File: design/flow/run.sh
#!/bin/bash
# the make line also repeats each setting of config.mk as NAME=value (left out here)
make -C /OpenROAD-flow-scripts/flow DESIGN_CONFIG=/design/flow/config.mk WORK_HOME=/design/flow/orfs CLKGATE_MAP_FILE= finish
File: design/flow/config.mk
export PLATFORM = sky130hd
export DESIGN_NAME = ellipse_generator
export DESIGN_NICKNAME = ellipse_generator
export VERILOG_FILES = /design/flow/design.v
export SDC_FILE = /design/flow/constraint.sdc
export NUM_CORES = 4
export LEC_CHECK = 0
export CAP_MARGIN = 20
export CORE_MARGIN = 2
export CORE_UTILIZATION = 62
export SLEW_MARGIN = 20
File: design/flow/constraint.sdc
create_clock -name core_clock -period 7.7 [get_ports {clk}]
set_input_delay 1.5400 -clock core_clock [delete_from_list [all_inputs] [get_ports {clk}]]
set_output_delay 1.5400 -clock core_clock [all_outputs]
set_load 0.01 [all_outputs]
File: design/flow/design.v
module ellipse_generator
#(
parameter  int  BITS_RES            = 12,             
parameter  int  BITS_RAD            = BITS_RES - 1,   
parameter  bit  USE_ALTERA_IP       = 0               
)
(
  input logic                        clk,               
  input logic                        reset,             
  input logic                        enable,            
  input logic                        run,               
  input logic         [1:0]          quadrant,          
  input logic                        ellipse_filled,    
  input logic  signed [BITS_RES-1:0] Xc,                
  input logic  signed [BITS_RES-1:0] Yc,                
  input logic  signed [BITS_RES-1:0] Xr,                
  input logic  signed [BITS_RES-1:0] Yr,                
  input logic                        ena_pause,         
  output logic                       busy,              
  output logic signed [BITS_RES:0]   X_coord,           
  output logic signed [BITS_RES:0]   Y_coord,           
  output logic                       pixel_data_rdy,    
  output logic                       ellipse_complete   
);
logic               draw_line ;
logic        [1:0]  quadrant_latch ;     
logic        [3:0]  sub_function ;     
logic               inv ;     
logic               draw_flat ;     
logic               filled ;     
logic signed   [BITS_RES-1:0]   x ;     
logic signed   [BITS_RES-1:0]   y ;     
logic signed   [BITS_RES-1:0]   xcr ;     
logic signed   [BITS_RES-1:0]   ycr ;     
logic signed   [BITS_RES-1:0]   xrr ;     
logic signed   [BITS_RES-1:0]   yrr ;     
logic signed   [BITS_RAD*3+1:0] p ;     
logic signed   [BITS_RAD*3+1:0] px ;     
logic signed   [BITS_RAD*3+1:0] py ;     
logic unsigned [BITS_RAD*2-1:0] rx2 ;     
logic unsigned [BITS_RAD*2-1:0] ry2 ;     
logic unsigned [BITS_RAD*1-1:0] alu_mult_a ;  
logic unsigned [BITS_RAD*2-1:0] alu_mult_b ;  
logic unsigned [BITS_RAD*3-1:0] alu_mult_y     ;  
logic               pixel_data_rdy_int ;     
logic               busy_int ;     
logic               ena_process ;     
logic               freeze ;     
     always_ff @(posedge clk) if (ena_process) alu_mult_y <= alu_mult_a * alu_mult_b ;
always_comb begin
   pixel_data_rdy = pixel_data_rdy_int && !ena_pause ;  
   busy           = busy_int || run ;                   
   ena_process    = enable && !(ena_pause && pixel_data_rdy_int);
end
always_ff @( posedge clk or posedge reset ) begin
   if ( reset ) begin
      draw_line          <= 1'b0  ;
      pixel_data_rdy_int <= 1'b0  ;
      busy_int           <= 1'b0  ;
      ellipse_complete   <= 1'b0  ;
      quadrant_latch     <= 2'b0  ;
      sub_function       <= 4'd0  ;  
      x                  <= 0 ;
      y                  <= 0 ;
      xcr                <= 0 ;
      ycr                <= 0 ;
      xrr                <= 0 ;
      yrr                <= 0 ;
      p                  <= 0 ;
      rx2                <= 0 ;
      ry2                <= 0 ;
      px                 <= 0 ;
      py                 <= 0 ;
      inv                <= 1'b0 ;       
      draw_flat          <= 1'b0 ;
      filled             <= 1'b0 ;
      freeze             <= 1'b0 ;
      X_coord            <= (BITS_RES)'(0);
      Y_coord            <= (BITS_RES)'(0);
      alu_mult_a         <= (BITS_RAD*1)'(0);
      alu_mult_b         <= (BITS_RAD*2)'(0);
   end
   else if ( ena_process  ) begin 
if (!freeze) begin
  if (inv==0) begin
    case ( quadrant_latch )
      4'd0 : begin
             X_coord    <=  xcr + x;
             Y_coord    <=  ycr + y;
             end
      4'd1 : begin
             X_coord    <=  xcr - x;
             Y_coord    <=  ycr + y;
             end
      4'd2 : begin
             X_coord    <=  xcr + x;
             Y_coord    <=  ycr - y;
             end
      4'd3 : begin
             X_coord    <=  xcr - x;
             Y_coord    <=  ycr - y;
             end
      endcase
  end else begin
  case ( quadrant_latch )
      4'd0 : begin
             Y_coord    <=  xcr + x;
             X_coord    <=  ycr + y;
             end
      4'd1 : begin
             Y_coord    <=  xcr + x;
             X_coord    <=  ycr - y;
             end
      4'd2 : begin
             Y_coord    <=  xcr - x;
             X_coord    <=  ycr + y;
             end
      4'd3 : begin
             Y_coord    <=  xcr - x;
             X_coord    <=  ycr - y;
             end
      endcase
  end
end else begin   
  if (((X_coord==xcr)&& !inv) || ((X_coord==ycr)&& inv) )  freeze     <= 1'b0;            
  if (((X_coord>xcr)&& !inv)  || ((X_coord>ycr)&& inv)  )  X_coord    <= X_coord - 1'b1;  
  if (((X_coord<xcr)&& !inv)  || ((X_coord<ycr)&& inv)  )  X_coord    <= X_coord + 1'b1;  
end
casez ( sub_function )
    4'd0 : begin  
      if ( run ) begin   
         quadrant_latch <= quadrant ;  
         if ( ( Xr == 0 ) && ( Yr == 0 ) ) begin  
            x                  <= 0    ;  
            y                  <= 0    ;  
            pixel_data_rdy_int <= 1'b0  ;  
            ellipse_complete   <= 1'b0  ;  
            sub_function       <= 4'd9  ;  
            draw_line          <= 1'b1  ;  
            busy_int           <= 1'b1  ;  
            xcr       <= Xc ;  
            ycr       <= Yc ;
            xrr       <= 0 ;
            yrr       <= 0 ;
            inv       <= 1'b0 ;
            draw_flat <= 1'b0 ;
            freeze    <= 1'b0 ;
         end
         else begin  
            sub_function       <= sub_function + 1'd1  ;  
            draw_line          <= 1'b1  ;  
            busy_int           <= 1'b1  ;  
            pixel_data_rdy_int <= 1'b0  ;  
            ellipse_complete   <= 1'b0  ;  
            xcr       <= Xc ;  
            ycr       <= Yc ;
            xrr       <= Xr ;
            yrr       <= Yr ;
            inv       <= 1'b0 ;
            draw_flat <= 1'b0 ;
            filled    <= ellipse_filled ;
            freeze    <= 1'b0 ;
         end  
      end  
    end  
    4'd1 : begin  
     alu_mult_a[BITS_RAD*1-1:0]          <= xrr[BITS_RAD-1:0] ;
     alu_mult_b[BITS_RAD*1-1:0]          <= xrr[BITS_RAD-1:0] ;
     alu_mult_b[BITS_RAD*2-1:BITS_RAD*1] <= 0     ;
     x                                   <= 0     ;
     y                                   <= yrr   ;
     draw_flat                           <= 1'b0  ;
     p                                   <= 0     ;
     sub_function                        <= sub_function + 1'd1  ;  
    end
    4'd2 : begin  
     alu_mult_a[BITS_RAD*1-1:0]          <= yrr[BITS_RAD-1:0] ;
     alu_mult_b[BITS_RAD*1-1:0]          <= yrr[BITS_RAD-1:0] ;
     alu_mult_b[BITS_RAD*2-1:BITS_RAD*1] <= 0     ;
     sub_function                        <= sub_function + 1'd1  ;  
    end
    4'd3 : begin  
     rx2[BITS_RAD*2-1:0]                <= alu_mult_y[BITS_RAD*2-1:0] ;  
     alu_mult_a[BITS_RAD*1-1:0]          <= yrr[BITS_RAD-1:0] ;
     alu_mult_b[BITS_RAD*2-1:0]          <= alu_mult_y[BITS_RAD*2-1:0] ;
     ry2                                 <= (BITS_RAD*2)'((alu_mult_y[BITS_RAD*2-1:0] + 2) >> 2) ;  
     px                                  <= 0     ;                                  
     sub_function                        <= sub_function + 1'd1  ;                   
    end
    4'd4 : begin  
     px                                 <= px + ry2 ;  
     ry2[BITS_RAD*2-1:0]                <= alu_mult_y[BITS_RAD*2-1:0] ;  
     sub_function                       <= sub_function + 1'd1  ;  
    end
    4'd5 : begin  
     px                                 <= px + ry2 - alu_mult_y[BITS_RAD*3-1:0] ;  
     py                                 <= (alu_mult_y[((BITS_RAD)*3-1):0]) << 1 ;  
     sub_function                       <= sub_function + 1'd1  ;  
    end
    4'd6 : begin  
     p                                  <= px  ;  
     px                                 <= 0;
              if (xrr<2) sub_function   <= sub_function + 2'd2  ;  
              else       sub_function   <= sub_function + 1'd1  ;  
    end
    4'd7 : begin  
  if (!freeze) begin
       if (px <= py) begin   
                     pixel_data_rdy_int <= 1'b1  ;  
		             x                  <= x + 1'd1 ;
		             px                 <= px + (ry2<<1);
                     if (inv && filled) freeze <= 1'b1;    
		             if (p <= 0) begin
	                             p  <= p + ry2 + (px + (ry2<<1)) ;
		                         end else begin
		                         if (!inv && filled)  freeze <= 1'b1;      
                                 y  <= y - 1'd1;
                                 py <= py - (rx2<<1);
                                 p  <= p + ry2 + (px + (ry2<<1)) - (py - (rx2<<1)) ;
                                 end
       end else begin  
          pixel_data_rdy_int <= 1'b0  ;                 
          sub_function       <= sub_function + 1'd1  ;  
       end
   end  
    end  
    4'd8 : begin  
if (!freeze) begin
if (((y<2) || draw_flat) && x <= xrr ) begin  
    draw_flat          <= 1'b1 ;       
    y                  <= 0        ;   
              if (draw_flat) begin               
              pixel_data_rdy_int <= 1'b1  ;      
              x                  <= x + 1'd1 ;   
              end
    end else begin
          if (inv) begin
                   pixel_data_rdy_int <= 1'b0  ;  
                   sub_function       <= 4'd0  ;  
                   inv                <= 1'b0  ;  
                   draw_line          <= 1'b0  ;  
                   ellipse_complete   <= 1'b1  ;
                   busy_int           <= 1'b0  ;  
          end else begin
                   pixel_data_rdy_int <= 1'b0  ;  
                   sub_function       <= 4'd1  ;  
                   inv                <= 1'b1  ;  
                   xcr                <= ycr   ;  
                   ycr                <= xcr   ;
                   xrr                <= yrr   ;  
                   yrr                <= xrr   ;
          end
     end  
    end  
    end  
    4'd9 : begin  
            pixel_data_rdy_int <= 1'b1                 ;  
            sub_function       <= sub_function + 1'd1  ;  
    end
    default : begin                 
    sub_function       <= 4'd0  ;   
    draw_line          <= 1'b0  ;   
    pixel_data_rdy_int <= 1'b0  ;  
    sub_function       <= 4'd0  ;  
    ellipse_complete   <= 1'b1  ;
    busy_int           <= 1'b0  ;  
    end
  endcase  
      if (!draw_line && !run ) begin
         pixel_data_rdy_int <= 1'b0 ;  
         ellipse_complete   <= 1'b0 ;  
         busy_int           <= 1'b0 ;  
      end
   end  
end
endmodule
==> results of run 1 <==
## what timing repair did
action	4_1_cts	5_1_grt
setup buffers	0	1
setup endpoints to repair	0	5
resized	0	14
hold endpoints to repair	0	0
## metrics by stage
step / area, um2 / std cells
3_3_place_gp: 38200 / 5144
2_1_floorplan: 36900 / 4462
4_1_cts: 39700 / 5222
6_report: 39800 / 5223
5_1_grt: 39800 / 5223
3_5_place_dp: 38200 / 5144
## layout make-up
class / count / area, um2
Fill cell: 5075 / 19100
Clock buffer: 57 / 1230
Inverter: 415 / 1560
Multi-Input combinational cell: 3510 / 26300
Clock inverter: 21 / 270
Sequential cell: 326 / 8320
Tap cell: 773 / 967
Timing Repair Buffer: 121 / 1130
## routing by layer
metal  global-route usage (%)  up-vias
li1                         -    15400
met1                     48.8    15700
met2                     58.6     1012
met3                     6.21      181
met4                     9.21        0
met5                        0        -
==> run_results.csv, run 1 <==
group,metric,value,unit
run_status,result_of_the_run,"finished clean",
detailed_routing,first_pass_iters,7,
final_timing,fin_worst_skew,0.0173,ns
critical_path,critical_path_cell_count,33,
detailed_routing,wl_per_cell,20.7,um
cts,cts_inserted_buffers,42,
synth,count_of_mapped_cells_out_of_synthesis,4462,
placed_design,detailedPlacementHpwl,84400,um
placed_design,buffers_on_ports,84,
global_route,grt_start_max_net_pins,143,
detailed_routing,route.met2.wl,50800,um
synth,syn-num-nets,5117,
die,fp-utilization,62.6,%
critical_path,r2r-start,"ry2[0]",
critical_path,critical-path-max-stage-delay,0.46,ns
die,design.core.area,58900,um2
final_timing,setup_violating_endpoint_count_in_the_final_report,0,
detailed_routing,vias,32300,
detailed_routing,top_signal_layer_used,"met4",
cts,cts_hold_buffers,0,
global_route,global_route.usage.total,35.7,%
synth,ys_cells,4462,
final_timing,slew_viol_final,0,
critical_path,critPathTopFamily,"AND-OR/OR-AND gates",
synth,ys_area,36900,um2
synth,synth.logic.top_family,"adder cells",
detailed_routing,routed_via_density,6.18,
critical_path,crit_path_frequent_cell,"sky130_fd_sc_hd__a21oi_2",
detailed_routing,drc,0,
cts,cts_tree,"built",
critical_path,timing.reg2reg.worst_path_depth,33,
global_route,grt_pass1_vias,31000,
synth,synth.lib_cells_used.distinct,109,
synth,basic_gates_by_area,17.1,%
cts,cts_root_buffer,"sky130_fd_sc_hd__clkbuf_16",
cts,clkTransAtPathRegs,0.07,ns
critical_path,critical-path-slowest-cell,"sky130_fd_sc_hd__fa_1",
final_layout,final_util,67.5,%
final_layout,layout-area-overhead-vs-synth,7.76,%
cts,cts_htree_levels,2,
detailed_routing,diodes,0,
synth,synth_flops,326,
global_route,grt_antenna_before_repair,0,
synth,synthDominantCellAreaShare,19.9,%
final_timing,layout_worst_path_cycle_share,95.3,%
cts,clock_tree.buffer_depth,3,
final_timing,pin_slew_with_the_least_headroom_to_its_limit,1.12,ns
critical_path,setup_crit_end_kind,"flip-flop",
cts,number_of_sinks_on_the_clock_net,326,
synth,synthTopCellsByArea,"sky130_fd_sc_hd__dfrtp_1 20%, sky130_fd_sc_hd__ha_1 13%, sky130_fd_sc_hd__fa_1 11%",
global_route,grt_first_pass_wirelength,171000,um
synth,syn-cell-area,36900,um2
detailed_routing,routed_wirelength,108000,um
final_timing,slew-limit-headroom,25.1,%
job,total_of_max_cap_violations,0,
synth,post-synth-top-area-cell,"sky130_fd_sc_hd__dfrtp_1",
placed_design,post-place-ws,0.0961,ns
critical_path,timing.critical_path.required,8.21,ns
critical_path,startpoint,"ry2[0]",
synth,ys_sh_xor,6.40,%
synth,number_of_flops_mapped_to_enable_cells_by_yosys,33,
critical_path,critical_path.startpoint_type,"flip-flop",
synth,muxShareOfSynthArea,1.51,%
detailed_routing,antenna_violating_nets_post_route,0,
global_route,congestion_overflow_gr,0,
die,die_height,248,um
synth,yosys_warnings,1,
synth,post_synthesis_async_set_or_reset_flop_share,89.9,%
hold_path,min_from,"Y_coord[7]",
critical_path,reg2reg_to,"p[34]",
critical_path,crit_type,"flip-flop to flip-flop",
die,design.die.area,61500,um2
critical_path,rrSetupSlack,0.36,ns
critical_path,worst_setup_path_endpoint,"p[34]",
detailed_routing,met3_wirelength,7810,um
cts,clk_latency,0.60,ns
synth,synth_sequential_area_ratio,22.6,%
final_timing,final_period_minus_worst_setup_slack,7.34,ns
hold_path,hold-path-endpoint,"Y_coord[7]",
synth,synth-adder-area-share,24.6,%
final_timing,maximum_achievable_frequency,0.136,GHz
final_layout,nNetsFinal,5071,
final_timing,worst_hold_slack,0.492,ns
critical_path,cp.arrival,7.84,ns
synth,yosys.area_share.aoi,21.4,%
synth,top_cells_by_count,"603 x sky130_fd_sc_hd__nand2_1, 413 x sky130_fd_sc_hd__inv_1, 388 x sky130_fd_sc_hd__ha_1, 331 x sky130_fd_sc_hd__o21ai_0, 314 x sky130_fd_sc_hd__nor2_1",
critical_path,critPathBufInv,1,
synth,post-synth-top-count-cell,"sky130_fd_sc_hd__nand2_1",
detailed_routing,drt_first_iter_violations,2575,
die,rows,89,
critical_path,timing.critical_path.fanout_max,6,
final_timing,tns,0,ns
hold_path,hold_path.class,"flip-flop to flip-flop",
final_timing,final.setup.worst_slack,0.363,ns
synth,ys_dominant_reg_cell,"sky130_fd_sc_hd__dfrtp_1",
detailed_routing,wl_met1,47000,um
die,die_wd,248,um
hold_path,hold-path-cell-count,2,
final_timing,finalHoldViolations,0,
die,design.portCount,85,
job,log.warning_count,58,
placed_design,place_congestion,0.967,
synth,synthesis.area_per_instance,8.27,um2
==> inputs of run 2 (changes only) <==
ABC_AREA = 0   (was unset)
CELL_PAD_IN_SITES_GLOBAL_PLACEMENT = 3   (was unset)
CORE_ASPECT_RATIO = 0.67   (was unset)
CORE_UTILIZATION = 68   (was 62)
CTS_CLUSTER_DIAMETER = 329   (was unset)
GPL_ROUTABILITY_DRIVEN = 1   (was unset)
PLACE_DENSITY_LB_ADDON = 0.17   (was unset)
SETUP_SLACK_MARGIN = 0.39   (was unset)
SLEW_MARGIN = 0   (was 20)
TNS_END_PERCENT = 100   (was unset)
clock period = 8.92 ns   (was 7.7 ns; I/O delays follow)
==> run 2 against run 1 <==
  * The run now fails in 3_1_place_gp_skip_io
  * Area after synthesis unchanged
  * Synthesized cell count unchanged
  * Die area down 8.6%
==> run_results.csv, run 2 <==
group,metric,value,unit
die,die_wd,289,um
die,rows,69,
run_status,result_of_the_run,"did not finish",
run_status,first_err,"[ERROR FLW-0024] Place density exceeds 1.0 (current PLACE_DENSITY_LB_ADDON =  0.17). Please check if the value of  PLACE_DENSITY_LB_ADDON is between 0 and 0.99.",
synth,synth.lib_cells_used.distinct,109,
synth,post-synth-top-count-cell,"sky130_fd_sc_hd__nand2_1",
die,die_height,195,um
synth,synth-adder-area-share,24.6,%
synth,basic_gates_by_area,17.1,%
synth,muxShareOfSynthArea,1.51,%
synth,syn-cell-area,36900,um2
synth,number_of_flops_mapped_to_enable_cells_by_yosys,33,
synth,synth_sequential_area_ratio,22.6,%
synth,post-synth-top-area-cell,"sky130_fd_sc_hd__dfrtp_1",
die,design.core.area,53400,um2
synth,synth.logic.top_family,"adder cells",
synth,ys_cells,4462,
synth,count_of_mapped_cells_out_of_synthesis,4462,
synth,synthesis.area_per_instance,8.27,um2
synth,ys_dominant_reg_cell,"sky130_fd_sc_hd__dfrtp_1",
synth,synthTopCellsByArea,"sky130_fd_sc_hd__dfrtp_1 20%, sky130_fd_sc_hd__ha_1 13%, sky130_fd_sc_hd__fa_1 11%",
synth,yosys.area_share.aoi,21.4,%
synth,synthDominantCellAreaShare,19.9,%
synth,yosys_warnings,1,
die,design.die.area,56200,um2
synth,synth_flops,326,
synth,post_synthesis_async_set_or_reset_flop_share,89.9,%
run_status,step_where_the_flow_halted,"3_1_place_gp_skip_io",
synth,ys_sh_xor,6.40,%
synth,syn-num-nets,5117,
die,fp-utilization,69.2,%
synth,ys_area,36900,um2
synth,top_cells_by_count,"603 x sky130_fd_sc_hd__nand2_1, 413 x sky130_fd_sc_hd__inv_1, 388 x sky130_fd_sc_hd__ha_1, 331 x sky130_fd_sc_hd__o21ai_0, 314 x sky130_fd_sc_hd__nor2_1",
==> inputs of run 3 (changes only) <==
ABC_AREA = unset   (was 0)
CAP_MARGIN = 30   (was 20)
CORE_ASPECT_RATIO = 1.77   (was 0.67)
CORE_MARGIN = 6   (was 2)
CORE_UTILIZATION = 20   (was 68)
CTS_CLUSTER_DIAMETER = 96   (was 329)
MIN_ROUTING_LAYER = met2   (was unset)
PLACE_DENSITY_LB_ADDON = 0.23   (was 0.17)
SETUP_SLACK_MARGIN = 0.59   (was 0.39)
clock period = 5.14 ns   (was 8.92 ns; I/O delays follow)
==> run 3 against run 2 <==
  * The layout now fails its checks (setup timing)
  * Synthesized cell count unchanged
  * Die area rose to 3.5 times the previous value
  * Area after synthesis is the same
==> run_results.csv, run 3 <==
group,metric,value,unit
critical_path,crit_type,"flip-flop to flip-flop",
synth,yosys_warnings,1,
placed_design,placedCellCount,7577,
final_timing,slew-limit-headroom,36.0,%
synth,post_synthesis_async_set_or_reset_flop_share,89.9,%
synth,synth_flops,326,
global_route,grt_first_pass_wirelength,242000,um
critical_path,startpoint,"ry2[0]",
final_timing,maximum_achievable_frequency,0.147,GHz
final_layout,post-route-cell-area,51600,um2
critical_path,timing.critical_path.required,5.66,ns
synth,count_of_mapped_cells_out_of_synthesis,4462,
detailed_routing,antenna_violating_nets_post_route,0,
synth,synthTopCellsByArea,"sky130_fd_sc_hd__dfrtp_1 20%, sky130_fd_sc_hd__ha_1 13%, sky130_fd_sc_hd__fa_1 11%",
final_timing,final.setup.worst_slack,-1.64,ns
critical_path,timing.critical_path.fanout_max,4,
job,log.warning_count,57,
critical_path,reg2reg_to,"p[33]",
synth,number_of_flops_mapped_to_enable_cells_by_yosys,33,
synth,synth.logic.top_family,"adder cells",
synth,syn-cell-area,36900,um2
final_timing,rsz_0062_raised_after_global_routing,"yes",
final_timing,final_period_minus_worst_setup_slack,6.78,ns
placed_design,buffers_on_ports,84,
cts,cts_inserted_buffers,42,
synth,syn-num-nets,5117,
cts,cts_hold_buffers,0,
placed_design,detailedPlacementHpwl,136000,um
placed_design,post-place-ws,-2.12,ns
synth,yosys.area_share.aoi,21.4,%
final_layout,filler_cells,19900,
hold_path,hold_path.class,"flip-flop to flip-flop",
cts,clkTransAtPathRegs,0.07,ns
final_layout,layout-area-overhead-vs-synth,39.7,%
synth,post-synth-top-count-cell,"sky130_fd_sc_hd__nand2_1",
critical_path,cp.arrival,7.30,ns
global_route,grt_pass1_vias,54600,
critical_path,setup_crit_end_kind,"flip-flop",
detailed_routing,routed_via_density,6.35,
final_timing,fin_worst_skew,0.0356,ns
detailed_routing,vias,49400,
cts,cts_htree_levels,2,
critical_path,critical_path.startpoint_type,"flip-flop",
critical_path,rrSetupSlack,-1.64,ns
hold_path,hold-path-cell-count,2,
detailed_routing,drt_first_iter_violations,7406,
detailed_routing,first_pass_iters,8,
final_layout,nNetsFinal,5953,
final_timing,slew_viol_final,0,
die,design.portCount,85,
final_timing,layout_worst_path_cycle_share,132,%
global_route,grt_start_max_net_pins,97,
critical_path,worst_setup_path_endpoint,"p[33]",
hold_path,hold-path-endpoint,"Y_coord[9]",
die,fp-utilization,20.2,%
die,die_height,583,um
synth,synthDominantCellAreaShare,19.9,%
synth,synthesis.area_per_instance,8.27,um2
cts,number_of_sinks_on_the_clock_net,326,
synth,synth.lib_cells_used.distinct,109,
global_route,global_route.usage.total,24.9,%
die,die_wd,335,um
critical_path,critPathTopFamily,"AND-OR/OR-AND gates",
run_status,result_of_the_run,"finished with violations",
final_timing,finalHoldViolations,0,
synth,synth_sequential_area_ratio,22.6,%
detailed_routing,routed_wirelength,170000,um
detailed_routing,wl_per_cell,21.8,um
cts,cts_root_buffer,"sky130_fd_sc_hd__clkbuf_16",
synth,synth-adder-area-share,24.6,%
die,design.die.area,195000,um2
final_timing,setup_violating_endpoint_count_in_the_final_report,45,
synth,basic_gates_by_area,17.1,%
critical_path,critical-path-max-stage-delay,0.52,ns
synth,ys_cells,4462,
cts,clock_tree.buffer_depth,3,
placed_design,place_congestion,0.977,
synth,post-synth-top-area-cell,"sky130_fd_sc_hd__dfrtp_1",
cts,clk_latency,0.65,ns
synth,ys_sh_xor,6.40,%
final_timing,pin_slew_with_the_least_headroom_to_its_limit,0.952,ns
die,rows,209,
detailed_routing,drc,0,
synth,muxShareOfSynthArea,1.51,%
critical_path,critical_path_cell_count,33,
cts,cts_tree,"built",
global_route,congestion_overflow_gr,0,
die,design.core.area,183000,um2
synth,ys_dominant_reg_cell,"sky130_fd_sc_hd__dfrtp_1",
critical_path,crit_path_frequent_cell,"sky130_fd_sc_hd__nand4_1",
placed_design,place_area,46900,um2
job,total_of_max_cap_violations,0,
critical_path,critPathBufInv,5,
run_status,so_faults,"setup timing",
critical_path,critical-path-slowest-cell,"sky130_fd_sc_hd__fa_1",
critical_path,timing.reg2reg.worst_path_depth,33,
hold_path,min_from,"Y_coord[9]",
final_layout,instances_no_fill,7768,
synth,top_cells_by_count,"603 x sky130_fd_sc_hd__nand2_1, 413 x sky130_fd_sc_hd__inv_1, 388 x sky130_fd_sc_hd__ha_1, 331 x sky130_fd_sc_hd__o21ai_0, 314 x sky130_fd_sc_hd__nor2_1",
global_route,grt_antenna_before_repair,3,
critical_path,r2r-start,"ry2[0]",
synth,ys_area,36900,um2
[run 3: per-stage QoR]
stage                     utilization (%)  hold WS, ns  setup TNS [ns]
after global placement               25.6        0.467          -47.68
after floorplan                         -        0.448          -11.46
final                                28.2        0.482          -34.90
after global routing                 28.2        0.522          -47.30
after CTS                            27.3        0.494          -34.81
after detailed placement             25.6        0.478          -47.73
[run 3: cell type report]
cell class | count | area [um2] | area share (%)
clock buffers | 58 | 1240 | 2.41
diodes | 14 | 35.0 | 0.0679
clock inverters | 16 | 246 | 0.478
flip-flops and latches | 326 | 8340 | 16.2
repair buffers | 1003 | 8200 | 15.9
multi-input cells | 3510 | 28900 | 56.0
inverters | 415 | 1570 | 3.04
well taps | 2426 | 3040 | 5.89
[run 3: layer usage]
metal  track usage (%)  share of wire, %  up-vias
li1                  -                 -    17000
met1                 -                 0    17900
met2              35.2                59    13400
met3              26.6                32     1064
met4              6.59               9.3        6
met5             0.124             0.079        -
[run 3: what timing repair did]
item / 4_1_cts / 5_1_grt
setup buffers: 51 / 52
hold endpoints to repair: 0 / 0
pin swaps: 202 / 189
gates resized: 268 / 261
setup endpoints to repair: 78 / 81
==> inputs of run 4 (changes only) <==
CAP_MARGIN = 20   (was 30)
CELL_PAD_IN_SITES_GLOBAL_PLACEMENT = unset   (was 3)
CORE_ASPECT_RATIO = unset   (was 1.77)
CORE_MARGIN = 2   (was 6)
CORE_UTILIZATION = 40   (was 20)
CTS_CLUSTER_DIAMETER = unset   (was 96)
GPL_ROUTABILITY_DRIVEN = unset   (was 1)
MIN_ROUTING_LAYER = unset   (was met2)
PLACE_DENSITY_LB_ADDON = unset   (was 0.23)
SETUP_SLACK_MARGIN = unset   (was 0.59)
SLEW_MARGIN = 20   (was 0)
TNS_END_PERCENT = unset   (was 100)
clock period = 11.6 ns   (was 5.14 ns; I/O delays follow)
==> run 4 against run 3 <==
  * The run now finishes clean
  * Largest cell class unchanged
  * Critical endpoint is now p[34]
  * Area after synthesis stayed put
  * Routed wire length is 34% lower
==> run_results.csv, run 4 <==
group,metric,value,unit
run_status,result_of_the_run,"finished clean",
cts,cts_htree_levels,2,
cts,cts_tree,"built",
die,fp-utilization,40.3,%
hold_path,hold_path.class,"flip-flop to flip-flop",
cts,cts_hold_buffers,0,
critical_path,timing.reg2reg.worst_path_depth,33,
critical_path,critical-path-slowest-cell,"sky130_fd_sc_hd__dfrtp_1",
synth,synthesis.area_per_instance,8.27,um2
detailed_routing,routed_wirelength,112000,um
die,die_height,308,um
synth,ys_cells,4462,
critical_path,crit_path_frequent_cell,"sky130_fd_sc_hd__a21oi_1",
critical_path,critical_path.startpoint_type,"flip-flop",
cts,post_cts_buffers,0,
critical_path,critical_path_cell_count,33,
detailed_routing,drc,0,
final_timing,setup_violating_endpoint_count_in_the_final_report,0,
synth,synth.lib_cells_used.distinct,109,
synth,count_of_mapped_cells_out_of_synthesis,4462,
synth,syn-cell-area,36900,um2
placed_design,placedCellCount,5545,
detailed_routing,antenna_violating_nets_post_route,0,
job,total_of_max_cap_violations,0,
hold_path,min_from,"Y_coord[0]",
detailed_routing,vias,32000,
placed_design,place_congestion,0.934,
final_timing,slew_viol_final,0,
final_timing,fin_worst_skew,0.0360,ns
final_layout,instances_no_fill,5625,
synth,synthDominantCellAreaShare,19.9,%
global_route,grt_antenna_before_repair,4,
die,design.portCount,85,
final_timing,final_period_minus_worst_setup_slack,7.76,ns
detailed_routing,first_pass_iters,6,
final_timing,tns,0,ns
synth,post_synthesis_async_set_or_reset_flop_share,89.9,%
placed_design,buffers_on_ports,84,
critical_path,crit_type,"flip-flop to flip-flop",
cts,clk_latency,0.63,ns
critical_path,setup_crit_end_kind,"flip-flop",
synth,ys_dominant_reg_cell,"sky130_fd_sc_hd__dfrtp_1",
synth,synthTopCellsByArea,"sky130_fd_sc_hd__dfrtp_1 20%, sky130_fd_sc_hd__ha_1 13%, sky130_fd_sc_hd__fa_1 11%",
final_layout,layout-area-overhead-vs-synth,8.82,%
placed_design,detailedPlacementHpwl,86500,um
synth,post-synth-top-count-cell,"sky130_fd_sc_hd__nand2_1",
synth,synth-adder-area-share,24.6,%
cts,cts_root_buffer,"sky130_fd_sc_hd__clkbuf_16",
synth,syn-num-nets,5117,
final_timing,layout_worst_path_cycle_share,66.9,%
detailed_routing,wl_per_cell,19.8,um
die,die_wd,308,um
final_timing,rsz_0062_raised_after_global_routing,"no",
detailed_routing,drt_first_iter_violations,2775,
cts,post_cts_resized,0,
synth,synth_flops,326,
critical_path,worst_setup_path_endpoint,"p[34]",
global_route,grt_first_pass_wirelength,177000,um
global_route,congestion_overflow_gr,0,
synth,post-synth-top-area-cell,"sky130_fd_sc_hd__dfrtp_1",
critical_path,timing.critical_path.required,12.10,ns
critical_path,rrSetupSlack,3.84,ns
final_timing,finalHoldViolations,0,
synth,muxShareOfSynthArea,1.51,%
synth,synth.logic.top_family,"adder cells",
synth,yosys_warnings,1,
global_route,global_route.usage.total,23.7,%
cts,clock_tree.buffer_depth,3,
global_route,grt_start_max_net_pins,158,
critical_path,r2r-start,"px[1]",
final_timing,maximum_achievable_frequency,0.129,GHz
global_route,grt_pass1_vias,30900,
synth,ys_area,36900,um2
critical_path,cp.arrival,8.26,ns
synth,top_cells_by_count,"603 x sky130_fd_sc_hd__nand2_1, 413 x sky130_fd_sc_hd__inv_1, 388 x sky130_fd_sc_hd__ha_1, 331 x sky130_fd_sc_hd__o21ai_0, 314 x sky130_fd_sc_hd__nor2_1",
hold_path,hold-path-endpoint,"Y_coord[0]",
job,log.warning_count,56,
critical_path,critPathTopFamily,"AND-OR/OR-AND gates",
cts,number_of_sinks_on_the_clock_net,326,
synth,ys_sh_xor,6.40,%
die,design.core.area,91500,um2
hold_path,hold-path-cell-count,2,
final_timing,slew-limit-headroom,29.3,%
synth,synth_sequential_area_ratio,22.6,%
synth,yosys.area_share.aoi,21.4,%
synth,number_of_flops_mapped_to_enable_cells_by_yosys,33,
die,design.die.area,94700,um2
cts,clkTransAtPathRegs,0.06,ns
detailed_routing,routed_via_density,5.68,
detailed_routing,diodes,0,
critical_path,critPathBufInv,1,
final_timing,pin_slew_with_the_least_headroom_to_its_limit,1.05,ns
final_layout,nNetsFinal,5061,
final_layout,filler_cells,9020,
critical_path,critical-path-max-stage-delay,0.48,ns
synth,basic_gates_by_area,17.1,%
critical_path,startpoint,"px[1]",
die,rows,111,
critical_path,reg2reg_to,"p[34]",
critical_path,timing.critical_path.fanout_max,6,
cts,cts_inserted_buffers,44,
-- run 4: layer usage --
layer / GRT usage, % / up-vias / wire [um]
li1: - / 15400 / -
met2: 36.6 / 972 / 48700
met5: 0 / - / 0
met3: 2.73 / 114 / 7190
met1: 35.4 / 15500 / 53800
met4: 5.12 / 0 / 1940
-- run 4: final cells by class --
| type | count | area, um2 | share of cell area (%) |
|---|---|---|---|
| tap | 1186 | 1480 | 3.70 |
| clock inverter | 17 | 283 | 0.704 |
| inverter | 415 | 1570 | 3.90 |
| clock buffer | 62 | 1200 | 2.98 |
| multi-input combinational | 3510 | 26200 | 65.3 |
| sequential | 326 | 8320 | 20.7 |
| timing repair buffer | 109 | 1060 | 2.64 |
-- run 4: per-stage QoR --
stage | setup WS (ns) | util, % | hold slack (ns) | cell area, um2
5_1_grt | 3.34 | 43.9 | 0.525 | 40200
3_5_place_dp | 3.97 | 42.2 | 0.472 | 38600
3_3_place_gp | 3.93 | 42.2 | 0.470 | 38600
4_1_cts | 3.90 | 43.8 | 0.486 | 40100
6_report | 3.84 | 43.9 | 0.479 | 40200
2_1_floorplan | 1.19 | - | 0.448 | 36900
==> inputs of run 5 (changes only) <==
CAP_MARGIN = 30   (was 20)
CELL_PAD_IN_SITES_GLOBAL_PLACEMENT = 0   (was unset)
CORE_ASPECT_RATIO = 1.04   (was unset)
CORE_UTILIZATION = 72   (was 40)
CTS_CLUSTER_DIAMETER = 96   (was unset)
GPL_ROUTABILITY_DRIVEN = 1   (was unset)
MIN_ROUTING_LAYER = met1   (was unset)
PLACE_DENSITY_LB_ADDON = 0.23   (was unset)
SETUP_SLACK_MARGIN = 1.01   (was unset)
SLEW_MARGIN = 0   (was 20)
TNS_END_PERCENT = 100   (was unset)
clock period = 7.32 ns   (was 11.6 ns; I/O delays follow)
==> run 5 against run 4 <==
  * Sequential share of layout area fell by 0.49 points
  * Critical path depth did not move
  * Routed wire length rose by 1.3%
  * Still clean on timing, DRC and antenna
  * Area after synthesis did not move
  * Global-route usage rose by 17 points
  * Sequential cell count did not move
  * Final area rose by 2.8%
  * Final cell count fell by 7.0%
  * Die area fell by 44%
==> run_results.csv, run 5 <==
group,metric,value,unit
final_timing,setup_violating_endpoint_count_in_the_final_report,0,
final_timing,pin_slew_with_the_least_headroom_to_its_limit,1.06,ns
synth,synthesis.area_per_instance,8.27,um2
detailed_routing,drt_first_iter_violations,3398,
synth,syn-cell-area,36900,um2
synth,muxShareOfSynthArea,1.51,%
synth,synth.logic.top_family,"adder cells",
synth,synth_sequential_area_ratio,22.6,%
critical_path,reg2reg_to,"p[33]",
synth,ys_cells,4462,
cts,number_of_sinks_on_the_clock_net,326,
hold_path,hold-path-cell-count,2,
job,total_of_max_cap_violations,0,
synth,synthDominantCellAreaShare,19.9,%
critical_path,critical-path-max-stage-delay,0.62,ns
cts,clock_tree.buffer_depth,3,
final_timing,finalHoldViolations,0,
critical_path,critical_path.startpoint_type,"flip-flop",
global_route,grt_start_max_net_pins,151,
final_timing,slew-limit-headroom,29.6,%
global_route,global_route.usage.total,40.8,%
hold_path,hold-path-endpoint,"Y_coord[0]",
hold_path,hold_path.class,"flip-flop to flip-flop",
critical_path,critical_path_cell_count,33,
synth,synth.lib_cells_used.distinct,109,
synth,synth-adder-area-share,24.6,%
die,design.portCount,85,
die,design.die.area,53100,um2
detailed_routing,routed_wirelength,113000,um
global_route,grt_antenna_before_repair,4,
synth,basic_gates_by_area,17.1,%
critical_path,rrSetupSlack,0.29,ns
run_status,result_of_the_run,"finished clean",
final_layout,filler_cells,3161,
job,log.warning_count,63,
critical_path,worst_setup_path_endpoint,"p[33]",
detailed_routing,wl_per_cell,21.6,um
detailed_routing,drc,0,
critical_path,cp.arrival,7.51,ns
final_timing,slew_viol_final,0,
final_timing,fin_worst_skew,0.0271,ns
detailed_routing,routed_via_density,6.59,
placed_design,place_congestion,1.01,
final_layout,layout-area-overhead-vs-synth,11.8,%
global_route,congestion_overflow_gr,0,
synth,top_cells_by_count,"603 x sky130_fd_sc_hd__nand2_1, 413 x sky130_fd_sc_hd__inv_1, 388 x sky130_fd_sc_hd__ha_1, 331 x sky130_fd_sc_hd__o21ai_0, 314 x sky130_fd_sc_hd__nor2_1",
detailed_routing,first_pass_iters,7,
final_layout,post-route-cell-area,41300,um2
cts,cts_root_buffer,"sky130_fd_sc_hd__clkbuf_16",
final_timing,final_period_minus_worst_setup_slack,7.03,ns
synth,synth_flops,326,
final_timing,worst_hold_slack,0.483,ns
synth,post_synthesis_async_set_or_reset_flop_share,89.9,%
cts,cts_inserted_buffers,39,
synth,count_of_mapped_cells_out_of_synthesis,4462,
placed_design,buffers_on_ports,84,
synth,yosys.area_share.aoi,21.4,%
detailed_routing,vias,34500,
cts,clkTransAtPathRegs,0.06,ns
die,rows,84,
die,design.core.area,50600,um2
critical_path,r2r-start,"px[1]",
critical_path,timing.critical_path.required,7.80,ns
synth,yosys_warnings,1,
critical_path,setup_crit_end_kind,"flip-flop",
placed_design,detailedPlacementHpwl,81700,um
cts,cts_tree,"built",
placed_design,place_area,38300,um2
global_route,grt_first_pass_wirelength,172000,um
final_layout,nNetsFinal,5171,
die,fp-utilization,73.0,%
cts,clk_latency,0.60,ns
critical_path,critPathBufInv,3,
synth,syn-num-nets,5117,
critical_path,timing.reg2reg.worst_path_depth,33,
synth,number_of_flops_mapped_to_enable_cells_by_yosys,33,
critical_path,timing.critical_path.fanout_max,5,
cts,cts_htree_levels,2,
synth,post-synth-top-area-cell,"sky130_fd_sc_hd__dfrtp_1",
die,die_wd,226,um
final_timing,rsz_0062_raised_after_global_routing,"yes",
critical_path,crit_type,"flip-flop to flip-flop",
final_timing,maximum_achievable_frequency,0.142,GHz
critical_path,critical-path-slowest-cell,"sky130_fd_sc_hd__fa_2",
synth,ys_sh_xor,6.40,%
synth,synthTopCellsByArea,"sky130_fd_sc_hd__dfrtp_1 20%, sky130_fd_sc_hd__ha_1 13%, sky130_fd_sc_hd__fa_1 11%",
synth,ys_area,36900,um2
synth,ys_dominant_reg_cell,"sky130_fd_sc_hd__dfrtp_1",
critical_path,critPathTopFamily,"AND-OR/OR-AND gates",
detailed_routing,antenna_violating_nets_post_route,0,
synth,post-synth-top-count-cell,"sky130_fd_sc_hd__nand2_1",
global_route,grt_pass1_vias,32900,
final_timing,layout_worst_path_cycle_share,96.1,%
final_timing,tns,0,ns
hold_path,min_from,"Y_coord[0]",
critical_path,startpoint,"px[1]",
die,die_height,235,um
==> run 5: per-stage QoR <==
step	utilization, %	setup slack, ns	std cells
floorplan	-	0.966	4462
global placement	75.6	0.375	5060
detailed placement	75.7	0.206	5063
CTS	79.4	0.509	5167
global route	81.6	0.170	5232
finish	81.6	0.289	5234
==> run 5: what timing repair did <==
item | in CTS | in global routing
pin swaps | 66 | 103
buffers inserted | 35 | 64
hold buffers | 0 | 0
hold endpoints to repair | 0 | 0
endpoints found under the setup margin | 20 | 25
cloned | 0 | 0
resized | 72 | 134
==> run 5: cell type report <==
type / instances / area, um2 / share of cell area [%]
inverter: 415 / 1560 / 3.78
clock buffer: 58 / 1140 / 2.76
sequential: 326 / 8350 / 20.2
tap: 688 / 861 / 2.09
multi-input combinational: 3510 / 27200 / 65.9
clock inverter: 11 / 149 / 0.361
timing repair buffer: 224 / 2010 / 4.88
antenna: 2 / 5.00 / 0.0121
==> run 5: per-layer routing <==
metal	global-route usage [%]	part of all wire [%]	vias up	wire, um
li1	-	-	15600	-
met1	52.2	38	16400	42600
met2	65.2	46	2075	51900
met3	9.89	11	426	12300
met4	19.1	5.5	2	6190
met5	0	0.0088	-	10
==> inputs of run 6 (changes only) <==
CAP_MARGIN = 20   (was 30)
CELL_PAD_IN_SITES_GLOBAL_PLACEMENT = unset   (was 0)
CORE_ASPECT_RATIO = unset   (was 1.04)
CORE_UTILIZATION = 64   (was 72)
CTS_CLUSTER_DIAMETER = unset   (was 96)
GPL_ROUTABILITY_DRIVEN = unset   (was 1)
MIN_ROUTING_LAYER = unset   (was met1)
PLACE_DENSITY_LB_ADDON = unset   (was 0.23)
SETUP_SLACK_MARGIN = 1.39   (was 1.01)
SLEW_MARGIN = 20   (was 0)
TNS_END_PERCENT = unset   (was 100)
clock period = 5.24 ns   (was 7.32 ns; I/O delays follow)
==> run 6 against run 5 <==
  * Now fails the layout checks on setup timing
  * Sequential cell count is the same
  * Global-route usage shrank 0.86 points
  * Area after synthesis is the same
  * Routed wire length grew 15%
  * Synthesized cell count is the same
  * Clock skew grew 0.0013 ns
  * Critical path type unchanged
==> run_results.csv, run 6 <==
group,metric,value,unit
final_timing,setup_violating_endpoint_count_in_the_final_report,51,
die,die_wd,244,um
critical_path,reg2reg_to,"p[31]",
critical_path,setup_crit_end_kind,"flip-flop",
job,log.warning_count,61,
cts,cts_inserted_buffers,42,
hold_path,hold-path-endpoint,"rx2[0]",
synth,muxShareOfSynthArea,1.51,%
final_timing,layout_worst_path_cycle_share,133,%
hold_path,min_from,"rx2[0]",
detailed_routing,vias,37700,
synth,yosys_warnings,1,
critical_path,crit_path_frequent_cell,"sky130_fd_sc_hd__a21o_1",
detailed_routing,drt_first_iter_violations,3682,
final_timing,maximum_achievable_frequency,0.144,GHz
final_timing,slew-limit-headroom,8.04,%
critical_path,critical_path_cell_count,31,
cts,cts_tree,"built",
critical_path,critPathBufInv,3,
run_status,result_of_the_run,"finished with violations",
global_route,grt_start_max_net_pins,105,
critical_path,critPathTopFamily,"AND-OR/OR-AND gates",
critical_path,rrSetupSlack,-1.72,ns
final_layout,layout-area-overhead-vs-synth,31.0,%
global_route,grt_pass1_vias,35800,
synth,syn-num-nets,5117,
synth,post_synthesis_async_set_or_reset_flop_share,89.9,%
cts,number_of_sinks_on_the_clock_net,326,
global_route,grt_antenna_before_repair,1,
final_layout,flop_area,8340,um2
cts,cts_hold_buffers,0,
critical_path,critical_path.startpoint_type,"flip-flop",
final_timing,rsz_0062_raised_after_global_routing,"yes",
hold_path,hold_path.class,"flip-flop to flip-flop",
critical_path,critical-path-slowest-cell,"sky130_fd_sc_hd__or4_4",
placed_design,buffers_on_ports,84,
die,design.portCount,85,
synth,ys_cells,4462,
synth,count_of_mapped_cells_out_of_synthesis,4462,
synth,basic_gates_by_area,17.1,%
final_layout,logic_area,28900,um2
critical_path,worst_setup_path_endpoint,"p[31]",
die,design.core.area,57400,um2
placed_design,placedCellCount,5683,
synth,top_cells_by_count,"603 x sky130_fd_sc_hd__nand2_1, 413 x sky130_fd_sc_hd__inv_1, 388 x sky130_fd_sc_hd__ha_1, 331 x sky130_fd_sc_hd__o21ai_0, 314 x sky130_fd_sc_hd__nor2_1",
critical_path,critical-path-max-stage-delay,0.55,ns
critical_path,timing.reg2reg.worst_path_depth,31,
synth,ys_dominant_reg_cell,"sky130_fd_sc_hd__dfrtp_1",
synth,synth.lib_cells_used.distinct,109,
synth,synthDominantCellAreaShare,19.9,%
synth,synth.logic.top_family,"adder cells",
detailed_routing,diodes,0,
synth,synthTopCellsByArea,"sky130_fd_sc_hd__dfrtp_1 20%, sky130_fd_sc_hd__ha_1 13%, sky130_fd_sc_hd__fa_1 11%",
synth,synthesis.area_per_instance,8.27,um2
cts,cts_root_buffer,"sky130_fd_sc_hd__clkbuf_16",
synth,post-synth-top-area-cell,"sky130_fd_sc_hd__dfrtp_1",
placed_design,place_congestion,0.982,
cts,cts_htree_levels,2,
final_timing,fin_worst_skew,0.0284,ns
final_timing,pin_slew_with_the_least_headroom_to_its_limit,1.38,ns
global_route,congestion_overflow_gr,0,
final_timing,final.setup.worst_slack,-1.72,ns
synth,number_of_flops_mapped_to_enable_cells_by_yosys,33,
final_layout,nNetsFinal,5799,
run_status,so_faults,"setup timing",
synth,yosys.area_share.aoi,21.4,%
critical_path,timing.critical_path.fanout_max,4,
final_timing,slew_viol_final,0,
synth,synth-adder-area-share,24.6,%
cts,clock_tree.buffer_depth,3,
die,fp-utilization,64.3,%
synth,ys_sh_xor,6.40,%
detailed_routing,drc,0,
detailed_routing,antenna_violating_nets_post_route,0,
critical_path,timing.critical_path.required,5.68,ns
critical_path,startpoint,"px[6]",
synth,post-synth-top-count-cell,"sky130_fd_sc_hd__nand2_1",
die,rows,88,
cts,clk_latency,0.61,ns
final_layout,instances_no_fill,5941,
final_timing,finalHoldViolations,0,
placed_design,detailedPlacementHpwl,90600,um
detailed_routing,routed_wirelength,130000,um
detailed_routing,wl_per_cell,22.0,um
cts,clkTransAtPathRegs,0.06,ns
detailed_routing,first_pass_iters,11,
die,die_height,244,um
critical_path,crit_type,"flip-flop to flip-flop",
synth,ys_area,36900,um2
critical_path,cp.arrival,7.40,ns
final_timing,worst_hold_slack,0.493,ns
job,total_of_max_cap_violations,0,
final_layout,final_util,84.3,%
global_route,global_route.usage.total,39.9,%
final_timing,final_period_minus_worst_setup_slack,6.96,ns
detailed_routing,routed_via_density,6.35,
final_layout,filler_cells,3359,
critical_path,r2r-start,"px[6]",
global_route,grt_first_pass_wirelength,189000,um
synth,syn-cell-area,36900,um2
synth,synth_flops,326,
die,design.die.area,59600,um2
hold_path,hold-path-cell-count,2,
synth,synth_sequential_area_ratio,22.6,%
==> run 6: repair_timing <==
action	CTS	global route
setup endpoints to repair	159	175
pin swaps	221	245
cloned	0	1
resized	229	293
buffers inserted	92	89
==> run 6: layer usage <==
layer,part of all wire (%),track usage (%),wire length (um),vias up
met5,0.010,0,13,-
met4,6.4,18.4,8360,2
met3,9.0,6.12,11700,600
met2,47,66.6,61200,2110
met1,38,51.2,49100,18200
li1,-,-,-,16800
==> run 6: layout make-up <==
| cell class | count | area share [%] |
|---|---|---|
| Multi-Input combinational cell | 3510 | 59.8 |
| Clock buffer | 51 | 2.35 |
| Clock inverter | 25 | 0.572 |
| Timing Repair Buffer | 849 | 14.8 |
| Inverter | 415 | 3.24 |
| Tap cell | 765 | 1.98 |
| Sequential cell | 326 | 17.3 |
==> run 6: stage by stage <==
| stage | cell area [um2] | TNS (ns) | setup WS [ns] |
|---|---|---|---|
| floorplan | 37900 | -9.65 | -1.05 |
| global placement | 43200 | -22.80 | -1.39 |
| detailed placement | 43200 | -26.23 | -1.55 |
| CTS | 46300 | -22.48 | -1.45 |
| global route | 48300 | -44.18 | -1.98 |
| finish | 48300 | -34.89 | -1.72 |
==> inputs of run 7 (changes only) <==
ABC_AREA = 1   (was unset)
CORE_UTILIZATION = 72   (was 64)
CTS_CLUSTER_SIZE = 72   (was unset)
PLACE_DENSITY_LB_ADDON = 0.02   (was unset)
SETUP_SLACK_MARGIN = 1.42   (was 1.39)
clock period = 4.81 ns   (was 5.24 ns; I/O delays follow)
==> run 7 against run 6 <==
  * The flow now stops in 5_1_grt
  * Synthesized cell count up 37%
  * Area after synthesis up 12%
  * Die area down 0.84%
==> run_results.csv, run 7 <==
group,metric,value,unit
placed_design,place_area,47600,um2
run_status,step_where_the_flow_halted,"5_1_grt",
synth,synthDominantCellAreaShare,17.8,%
synth,synthTopCellsByArea,"sky130_fd_sc_hd__dfrtp_1 18%, sky130_fd_sc_hd__nand2_1 15%, sky130_fd_sc_hd__ha_1 12%",
cts,cts_htree_levels,2,
die,design.die.area,59100,um2
cts,cts_root_buffer,"sky130_fd_sc_hd__clkbuf_16",
run_status,result_of_the_run,"did not finish",
synth,synth-adder-area-share,22.1,%
synth,post-synth-top-count-cell,"sky130_fd_sc_hd__nand2_1",
placed_design,placedCellCount,7308,
synth,post-synth-top-area-cell,"sky130_fd_sc_hd__dfrtp_1",
synth,synth.lib_cells_used.distinct,68,
die,rows,87,
synth,syn-num-nets,6766,
synth,ys_area,41200,um2
synth,basic_gates_by_area,28.0,%
placed_design,buffers_on_ports,84,
cts,cts_inserted_buffers,39,
run_status,first_err,"[ERROR GRT-0116] Global routing finished with congestion. Check the congestion regions in the DRC Viewer.",
die,design.core.area,56500,um2
synth,number_of_flops_mapped_to_enable_cells_by_yosys,33,
global_route,global_route.usage.total,97.5,%
synth,syn-cell-area,41200,um2
synth,synth_sequential_area_ratio,20.2,%
synth,yosys.area_share.aoi,15.4,%
synth,synth.logic.top_family,"simple AND/OR/NAND/NOR gates",
synth,synth_flops,326,
synth,ys_sh_xor,3.81,%
cts,clock_tree.buffer_depth,3,
global_route,congestion_overflow_gr,2382,
synth,muxShareOfSynthArea,0.0274,%
die,design.portCount,85,
synth,ys_dominant_reg_cell,"sky130_fd_sc_hd__dfrtp_1",
die,fp-utilization,72.9,%
synth,ys_cells,6111,
synth,yosys_warnings,1,
cts,number_of_sinks_on_the_clock_net,326,
synth,synthesis.area_per_instance,6.74,um2
synth,post_synthesis_async_set_or_reset_flop_share,89.9,%
placed_design,detailedPlacementHpwl,126000,um
die,die_height,243,um
placed_design,place_congestion,1.20,
synth,count_of_mapped_cells_out_of_synthesis,6111,
synth,top_cells_by_count,"1,699 x sky130_fd_sc_hd__nand2_1, 908 x sky130_fd_sc_hd__inv_1, 437 x sky130_fd_sc_hd__o21ai_0, 433 x sky130_fd_sc_hd__nor2_1, 388 x sky130_fd_sc_hd__ha_1",
cts,cts_hold_buffers,0,
die,die_wd,243,um
run 7: what timing repair did:
action	4_1_cts
endpoints found under the setup margin	119
setup buffers	114
resized	793
endpoints found under the hold margin	0
pin swaps	372
cloned	3
run 7: per-layer routing:
metal,GRT overflow,global-route usage [%]
met1,135,92.6
met2,1346,109
met3,167,88.7
met4,717,103
met5,17,79.6
run 7: through the flow:
| step | hold WS [ns] | utilization (%) | setup slack, ns |
|---|---|---|---|
| floorplan | 0.434 | - | -0.123 |
| global placement | 0.464 | 84.2 | -0.586 |
| detailed placement | 0.468 | 84.2 | -0.903 |
| CTS | 0.484 | 94.3 | -0.482 |
==> inputs of run 8 (changes only) <==
ABC_AREA = unset   (was 1)
CORE_UTILIZATION = 68   (was 72)
CTS_CLUSTER_DIAMETER = 342   (was unset)
CTS_CLUSTER_SIZE = unset   (was 72)
HOLD_SLACK_MARGIN = -0.1   (was unset)
PLACE_DENSITY_LB_ADDON = unset   (was 0.02)
SETUP_SLACK_MARGIN = unset   (was 1.42)
TNS_END_PERCENT = 5   (was unset)
clock period = 7.5 ns   (was 4.81 ns; I/O delays follow)
==> run 8 against run 7 <==
  * Now clean on timing, DRC and antenna
  * Area after synthesis fell by 10%
  * Die area down 5.0%
  * Synthesized cell count down 27%
==> run_results.csv, run 8 <==
group,metric,value,unit
die,rows,85,
global_route,grt_pass1_vias,31600,
cts,cts_htree_levels,2,
critical_path,critical-path-slowest-cell,"sky130_fd_sc_hd__fa_1",
synth,syn-cell-area,36900,um2
final_layout,nNetsFinal,5077,
die,design.die.area,56200,um2
global_route,congestion_overflow_gr,0,
hold_path,hold-path-endpoint,"rx2[0]",
critical_path,rrSetupSlack,0.31,ns
detailed_routing,drt_first_iter_violations,2607,
final_layout,filler_cells,4205,
global_route,global_route.usage.total,37.7,%
critical_path,timing.critical_path.required,8.01,ns
die,design.portCount,85,
synth,syn-num-nets,5117,
synth,muxShareOfSynthArea,1.51,%
placed_design,place_congestion,0.971,
detailed_routing,drc,0,
final_timing,finalHoldViolations,0,
synth,synth_flops,326,
synth,post_synthesis_async_set_or_reset_flop_share,89.9,%
final_layout,logic_area,26300,um2
run_status,result_of_the_run,"finished clean",
critical_path,setup_crit_end_kind,"flip-flop",
synth,synthDominantCellAreaShare,19.9,%
synth,synthesis.area_per_instance,8.27,um2
hold_path,hold-path-cell-count,2,
die,die_height,237,um
synth,basic_gates_by_area,17.1,%
die,fp-utilization,68.7,%
critical_path,critical_path_cell_count,31,
synth,ys_dominant_reg_cell,"sky130_fd_sc_hd__dfrtp_1",
final_timing,pin_slew_with_the_least_headroom_to_its_limit,1.07,ns
placed_design,buffers_on_ports,84,
hold_path,hold_path.class,"flip-flop to flip-flop",
cts,number_of_sinks_on_the_clock_net,326,
synth,top_cells_by_count,"603 x sky130_fd_sc_hd__nand2_1, 413 x sky130_fd_sc_hd__inv_1, 388 x sky130_fd_sc_hd__ha_1, 331 x sky130_fd_sc_hd__o21ai_0, 314 x sky130_fd_sc_hd__nor2_1",
critical_path,worst_setup_path_endpoint,"p[34]",
final_timing,layout_worst_path_cycle_share,95.9,%
final_layout,flop_area,8320,um2
critical_path,critical-path-max-stage-delay,0.49,ns
synth,post-synth-top-area-cell,"sky130_fd_sc_hd__dfrtp_1",
cts,cts_root_buffer,"sky130_fd_sc_hd__clkbuf_16",
global_route,grt_first_pass_wirelength,168000,um
placed_design,place_area,38200,um2
cts,clkTransAtPathRegs,0.06,ns
critical_path,crit_type,"flip-flop to flip-flop",
synth,yosys.area_share.aoi,21.4,%
cts,cts_tree,"built",
critical_path,crit_path_frequent_cell,"sky130_fd_sc_hd__a21oi_1",
hold_path,min_from,"rx2[0]",
detailed_routing,routed_wirelength,105000,um
critical_path,timing.reg2reg.worst_path_depth,31,
final_timing,slew_viol_final,0,
synth,count_of_mapped_cells_out_of_synthesis,4462,
synth,ys_cells,4462,
critical_path,critPathTopFamily,"AND-OR/OR-AND gates",
critical_path,startpoint,"ry2[0]",
global_route,grt_antenna_before_repair,4,
synth,yosys_warnings,1,
synth,synth.lib_cells_used.distinct,109,
critical_path,r2r-start,"ry2[0]",
cts,clk_latency,0.60,ns
placed_design,detailedPlacementHpwl,82200,um
cts,clock_tree.buffer_depth,3,
critical_path,critPathBufInv,1,
critical_path,timing.critical_path.fanout_max,6,
critical_path,cp.arrival,7.71,ns
global_route,grt_start_max_net_pins,156,
synth,synth-adder-area-share,24.6,%
critical_path,reg2reg_to,"p[34]",
detailed_routing,first_pass_iters,7,
die,die_wd,237,um
synth,post-synth-top-count-cell,"sky130_fd_sc_hd__nand2_1",
die,design.core.area,53700,um2
detailed_routing,antenna_violating_nets_post_route,0,
final_timing,maximum_achievable_frequency,0.139,GHz
detailed_routing,diodes,0,
synth,number_of_flops_mapped_to_enable_cells_by_yosys,33,
final_layout,post-route-cell-area,39700,um2
synth,ys_sh_xor,6.40,%
synth,synth_sequential_area_ratio,22.6,%
cts,cts_inserted_buffers,40,
job,log.warning_count,58,
synth,synth.logic.top_family,"adder cells",
detailed_routing,wl_per_cell,20.4,um
critical_path,critical_path.startpoint_type,"flip-flop",
detailed_routing,routed_via_density,6.32,
job,total_of_max_cap_violations,0,
final_timing,slew-limit-headroom,28.7,%
synth,synthTopCellsByArea,"sky130_fd_sc_hd__dfrtp_1 20%, sky130_fd_sc_hd__ha_1 13%, sky130_fd_sc_hd__fa_1 11%",
final_timing,setup_violating_endpoint_count_in_the_final_report,0,
final_timing,final_period_minus_worst_setup_slack,7.19,ns
final_layout,layout-area-overhead-vs-synth,7.52,%
final_timing,worst_hold_slack,0.492,ns
final_timing,fin_worst_skew,0.0415,ns
synth,ys_area,36900,um2
detailed_routing,vias,32500,
==> run 8: per-stage QoR <==
step / util [%] / setup slack, ns / std cells / setup TNS, ns
2_1_floorplan: - / 0.900 / 4462 / 0
3_3_place_gp: 71.1 / 0.137 / 5075 / 0
3_5_place_dp: 71.1 / 0.0662 / 5075 / 0
4_1_cts: 73.7 / 0.0258 / 5144 / 0
5_1_grt: 73.9 / -0.0438 / 5145 / -0.0574
6_report: 73.9 / 0.309 / 5145 / 0
==> run 8: final cells by class <==
| class | instances | share of cell area (%) |
|---|---|---|
| Clock buffer | 56 | 2.96 |
| Clock inverter | 13 | 0.587 |
| Inverter | 415 | 3.94 |
| Multi-Input combinational cell | 3510 | 66.3 |
| Sequential cell | 326 | 21.0 |
| Tap cell | 696 | 2.19 |
| Timing Repair Buffer | 129 | 3.00 |
==> run 8: repair_timing <==
item | 4_1_cts | 5_1_grt
gates resized | 0 | 22
hold buffers | 0 | 0
setup endpoints to repair | 0 | 6
setup buffers | 0 | 1
==> run 8: metal layers <==
metal  share of wire, %  global-route usage (%)  vias up
li1                   -                       -    15400
met5              0.026                       0        -
met1                 41                    50.4    15600
met3                8.5                    6.96      233
met4                4.1                    15.5        4
met2                 46                    60.6     1294
==> inputs of run 9 (changes only) <==
ABC_AREA = 0   (was unset)
CORE_ASPECT_RATIO = 0.54   (was unset)
CORE_MARGIN = 6   (was 2)
CORE_UTILIZATION = 20   (was 68)
CTS_CLUSTER_DIAMETER = unset   (was 342)
GPL_ROUTABILITY_DRIVEN = 0   (was unset)
GPL_TIMING_DRIVEN = 0   (was unset)
HOLD_SLACK_MARGIN = unset   (was -0.1)
SETUP_SLACK_MARGIN = 1.86   (was unset)
SLEW_MARGIN = 15   (was 20)
TNS_END_PERCENT = unset   (was 5)
clock period = 6.26 ns   (was 7.5 ns; I/O delays follow)
==> run 9 against run 8 <==
  * The layout now fails its checks (setup timing)
  * Maximum frequency shrank 0.81%
  * Clock-buffer cell count fell by 6
  * Worst setup slack got worse by 1.3 ns
  * Register-to-register slack lost 1.3 ns
  * Clock skew is 0.0086 ns higher
  * Sequential cell count is the same
  * Critical endpoint unchanged
==> run_results.csv, run 9 <==
group,metric,value,unit
run_status,result_of_the_run,"finished with violations",
run_status,so_faults,"setup timing",
synth,yosys_warnings,1,
final_timing,pin_slew_with_the_least_headroom_to_its_limit,1.27,ns
synth,muxShareOfSynthArea,1.51,%
die,design.core.area,183000,um2
synth,synthesis.area_per_instance,8.27,um2
detailed_routing,first_pass_iters,10,
synth,synth-adder-area-share,24.6,%
critical_path,critPathTopFamily,"AND-OR/OR-AND gates",
final_layout,final_util,25.9,%
cts,clkTransAtPathRegs,0.06,ns
die,rows,115,
final_timing,finalHoldViolations,0,
critical_path,worst_setup_path_endpoint,"p[34]",
global_route,congestion_overflow_gr,0,
placed_design,detailedPlacementHpwl,120000,um
synth,synth.lib_cells_used.distinct,109,
critical_path,crit_type,"flip-flop to flip-flop",
critical_path,critical_path_cell_count,32,
die,die_wd,597,um
final_layout,layout-area-overhead-vs-synth,28.0,%
synth,synthDominantCellAreaShare,19.9,%
cts,number_of_sinks_on_the_clock_net,326,
critical_path,rrSetupSlack,-0.99,ns
synth,synthTopCellsByArea,"sky130_fd_sc_hd__dfrtp_1 20%, sky130_fd_sc_hd__ha_1 13%, sky130_fd_sc_hd__fa_1 11%",
cts,cts_htree_levels,2,
final_timing,setup_violating_endpoint_count_in_the_final_report,17,
global_route,grt_antenna_before_repair,10,
synth,ys_area,36900,um2
synth,synth_flops,326,
final_timing,rsz_0062_raised_after_global_routing,"yes",
die,fp-utilization,20.2,%
critical_path,cp.arrival,7.73,ns
cts,cts_root_buffer,"sky130_fd_sc_hd__clkbuf_16",
critical_path,startpoint,"px[8]",
detailed_routing,drc,0,
detailed_routing,vias,36100,
final_timing,final_period_minus_worst_setup_slack,7.25,ns
detailed_routing,antenna_violating_nets_post_route,0,
global_route,grt_pass1_vias,33900,
global_route,grt_start_max_net_pins,35,
die,die_height,328,um
final_layout,flop_area,8360,um2
critical_path,critPathBufInv,2,
cts,clk_latency,0.61,ns
final_timing,final.setup.worst_slack,-0.990,ns
synth,synth.logic.top_family,"adder cells",
die,design.portCount,85,
detailed_routing,routed_via_density,4.95,
critical_path,timing.critical_path.fanout_max,7,
synth,post_synthesis_async_set_or_reset_flop_share,89.9,%
hold_path,min_from,"Y_coord[1]",
cts,cts_inserted_buffers,38,
synth,ys_sh_xor,6.40,%
critical_path,timing.reg2reg.worst_path_depth,32,
job,log.warning_count,57,
critical_path,critical_path.startpoint_type,"flip-flop",
final_timing,worst_hold_slack,0.482,ns
die,design.die.area,195000,um2
-- run 9: routing by layer --
metal / track usage [%] / routed length, um / up-vias
met2: 17.4 / 52600 / 2070
met4: 1.97 / 1700 / 10
met1: 21.9 / 69200 / 17700
met3: 8.86 / 27200 / 162
met5: 1.33 / 317 / -
li1: - / - / 16200
-- run 9: final cells by class --
| type | instances | share of cell area (%) |
|---|---|---|
| Clock inverter | 19 | 0.548 |
| Timing Repair Buffer | 306 | 6.16 |
| Sequential cell | 326 | 17.7 |
| Inverter | 415 | 3.31 |
| Tap cell | 2457 | 6.51 |
| Clock buffer | 50 | 2.24 |
| Antenna cell | 3 | 0.0159 |
| Multi-Input combinational cell | 3510 | 61.1 |
| Buffer | 211 | 2.38 |
-- run 9: what timing repair did --
action | CTS | global route
gates resized | 315 | 235
cloned | 2 | 0
pin swaps | 209 | 212
endpoints found under the setup margin | 81 | 147
setup buffers | 135 | 68
-- run 9: stage by stage --
step	cell area, um2	setup slack (ns)
after global placement	41600	-1.57
after CTS	45600	-0.932
after global routing	47200	-1.13
after detailed placement	41800	-1.75
final	47200	-0.990
after floorplan	37700	-0.0292
